==> run C <==
## TCAM_TOP
module TCAM_TOP (
        input                   CLK
       ,input                   RESET
       ,input                   SEARCH
       ,input                   SETTING
       ,input   [DATA_BITS-1:0] KEY
       ,input   [IDWID-1:0]     SETTING_ID
       ,input   [MASKWID-1:0]   SETTING_MASKID
       ,input   [IDWID-1:0]     SETTING_PRIORITY
       ,output  [IDWID-1:0]     RULEID
       ,output                  SETTING_COMPLETE
       ,output                  SEARCH_COMPLETE
       ,output                  MISMATCH
       ,input                     DDR3_AVL_INIT
       ,input   [SDRAM_DATA-1:0]  DDR3_AVL_READDATA
       ,input                     DDR3_AVL_WAITREQUEST
       ,input                     DDR3_AVL_READDATAVALID
       ,output                    DDR3_AVL_READ
       ,output                    DDR3_AVL_WRITE
       ,output  [SDRAM_ADDR-1:0]  DDR3_AVL_ADDRESS
       ,output  [SDRAM_DATA-1:0]  DDR3_AVL_WRITEDATA
       ,output                    DDR3_AVL_BURSTCOUNT
  ...
export LEC_CHECK = 0
export ABC_AREA = 0
export CAP_MARGIN = 20
export CORE_ASPECT_RATIO = 0.53
export CORE_MARGIN = 9
export CORE_UTILIZATION = 40
export CTS_CLUSTER_SIZE = 58
export MAX_ROUTING_LAYER = met4
export MIN_ROUTING_LAYER = met2
export SLEW_MARGIN = 10
create_clock -name core_clock -period 10.0 [get_ports {CLK}]
run.sh (not shown) runs the stock make flow with config.mk's settings and CLKGATE_MAP_FILE=.
==> run P: changes against run C <==
ABC_AREA = unset   (was 0)
CORE_ASPECT_RATIO = unset   (was 0.53)
CORE_MARGIN = 2   (was 9)
CORE_UTILIZATION = 72   (was 40)
CTS_CLUSTER_SIZE = 17   (was 58)
MAX_ROUTING_LAYER = unset   (was met4)
MIN_ROUTING_LAYER = unset   (was met2)
SETUP_SLACK_MARGIN = 0.93   (was unset)
SLEW_MARGIN = 20   (was 10)
==> flow/constraint.sdc (replaced) <==
create_clock -name core_clock -period 3.12 [get_ports {CLK}]
set_input_delay 0.6240 -clock core_clock [delete_from_list [all_inputs] [get_ports {CLK}]]
set_output_delay 0.6240 -clock core_clock [all_outputs]
set_load 0.01 [all_outputs]
==> results <==
| item | run P | run C |
|---|---|---|
| Run status | complete, no violations | complete, no violations |
| Critical path's largest stage delay | 380 ps | 700 ps |
| Path class of the lowest-slack min-delay path | primary input to flip-flop | flip-flop to flip-flop |
| Grt met1 use | 44.90% | 0% |
| Pre-CTS setup slack | 248.5 ps | 4516 ps |
| Dpl hpwl | 145.3 mm | 164.9 mm |
| Start-to-end type of the worst setup path | flip-flop to output pin | primary input to output pin |
| Count of TritonRoute iterations in the first routing pass | 6 | 7 |
| Met2 usage in global routing | 54.36% | 30.17% |
| End point of the critical path | DDR3_AVL_WRITE | DDR3_AVL_READ |
| Signal buffers share of area | 6.234% | 5.468% |
| Number of OpenROAD warnings | 128 | 150 |
| Number of diodes | 12 | 51 |
| Combinational power | 3.98 mW | 1.25 mW |
| Power density cells | 705.3 nW/um^2 | 218.4 nW/um^2 |

---

==> inputs of try-xenon <==
Starting RTL as in the previous note.
clock: 3.43 ns
lec_check: 0
cap_margin: 20
core_margin: 2
core_utilization: 15
cts_cluster_diameter: 318
gpl_routability_driven: 1
min_routing_layer: met2
place_density_lb_addon: 0.15
slew_margin: 35
==> inputs of try-maple, as changes to try-xenon <==
- CORE_UTILIZATION: 15 -> 70
- CTS_CLUSTER_DIAMETER: 318 -> 204
- GPL_ROUTABILITY_DRIVEN: 1 -> default
- MIN_ROUTING_LAYER: met2 -> default
- PLACE_DENSITY_LB_ADDON: 0.15 -> default
- SETUP_SLACK_MARGIN: default -> 0.86
- SLEW_MARGIN: 35 -> 20
==> flow/constraint.sdc (replaced) <==
create_clock -name core_clock -period 3.33 [get_ports {CLK}]
set_input_delay 0.6660 -clock core_clock [delete_from_list [all_inputs] [get_ports {CLK}]]
set_output_delay 0.6660 -clock core_clock [all_outputs]
set_load 0.01 [all_outputs]
==> inputs of try-willow, as changes to try-xenon <==
- CORE_UTILIZATION: 15 -> 38
- CTS_CLUSTER_DIAMETER: 318 -> default
- GPL_ROUTABILITY_DRIVEN: 1 -> default
- MIN_ROUTING_LAYER: met2 -> default
- PLACE_DENSITY_LB_ADDON: 0.15 -> default
- SLEW_MARGIN: 35 -> 20
==> flow/constraint.sdc (replaced) <==
create_clock -name core_clock -period 14.1 [get_ports {CLK}]
set_input_delay 2.8200 -clock core_clock [delete_from_list [all_inputs] [get_ports {CLK}]]
set_output_delay 2.8200 -clock core_clock [all_outputs]
set_load 0.01 [all_outputs]
==> notes <==
Between try-maple and try-xenon, the lower core utilization is in try-xenon (gap 64 points).
Setup slack, lowest first: try-xenon, try-maple, try-willow.
The lowest design area belongs to try-maple, the highest to try-xenon.
In try-willow the die area is lower than in try-xenon, by 60%.
Global-route usage, lowest first: try-xenon, try-willow, try-maple.
Synthesized area is the same in try-maple and try-xenon.
The highest hold slack belongs to try-willow, the lowest to try-xenon.
Against try-willow, the non-clock buffer count of try-xenon is higher by 148.
==> figures <==
| metric | try-willow | try-xenon | try-maple |
|---|---|---|---|
| Status | timing/DRC/antenna clean | timing/DRC/antenna clean | timing/DRC/antenna clean |
| PnR Total Power | 0.0197 W | 0.0875 W | 0.0805 W |
| Power in the clock group | 0.00883 W | 0.0423 W | 0.0344 W |
| Fin cells | 11400 | 17400 | 9751 |
| Post-route clock period utilization | 51.0% | 90.0% | 72.8% |
| Post-Route WL | 242 mm | 338 mm | 231 mm |
| Total placed cells including tap cells | 10700 | 16500 | 9185 |
| Clock distribution area overhead in the final layout | 8.97% | 9.64% | 8.17% |
| Logic power comb | 0.000833 W | - | 0.00379 W |
| Global-route met3 utilization | 3.62% | 19.9% | 5.75% |
| Antenna violations before repair | 38 | 2 | 20 |
| Maximum fanout along the worst path | 9 | 11 | 1 |
| Global routing usage on met1 | 24.8% | 0% | 43.5% |
| Layout Skew | 67.6 ps | 164 ps | 45.8 ps |
| Leading power group | sequential cells | clock | sequential cells |
| Hold path startpoint | - | KEY[44] | KEY[82] |
| Area Growth Syn to Fin | 20.0% | 30.9% | 18.4% |
Power figures rest on the tool's default switching activity, not on a simulated workload.
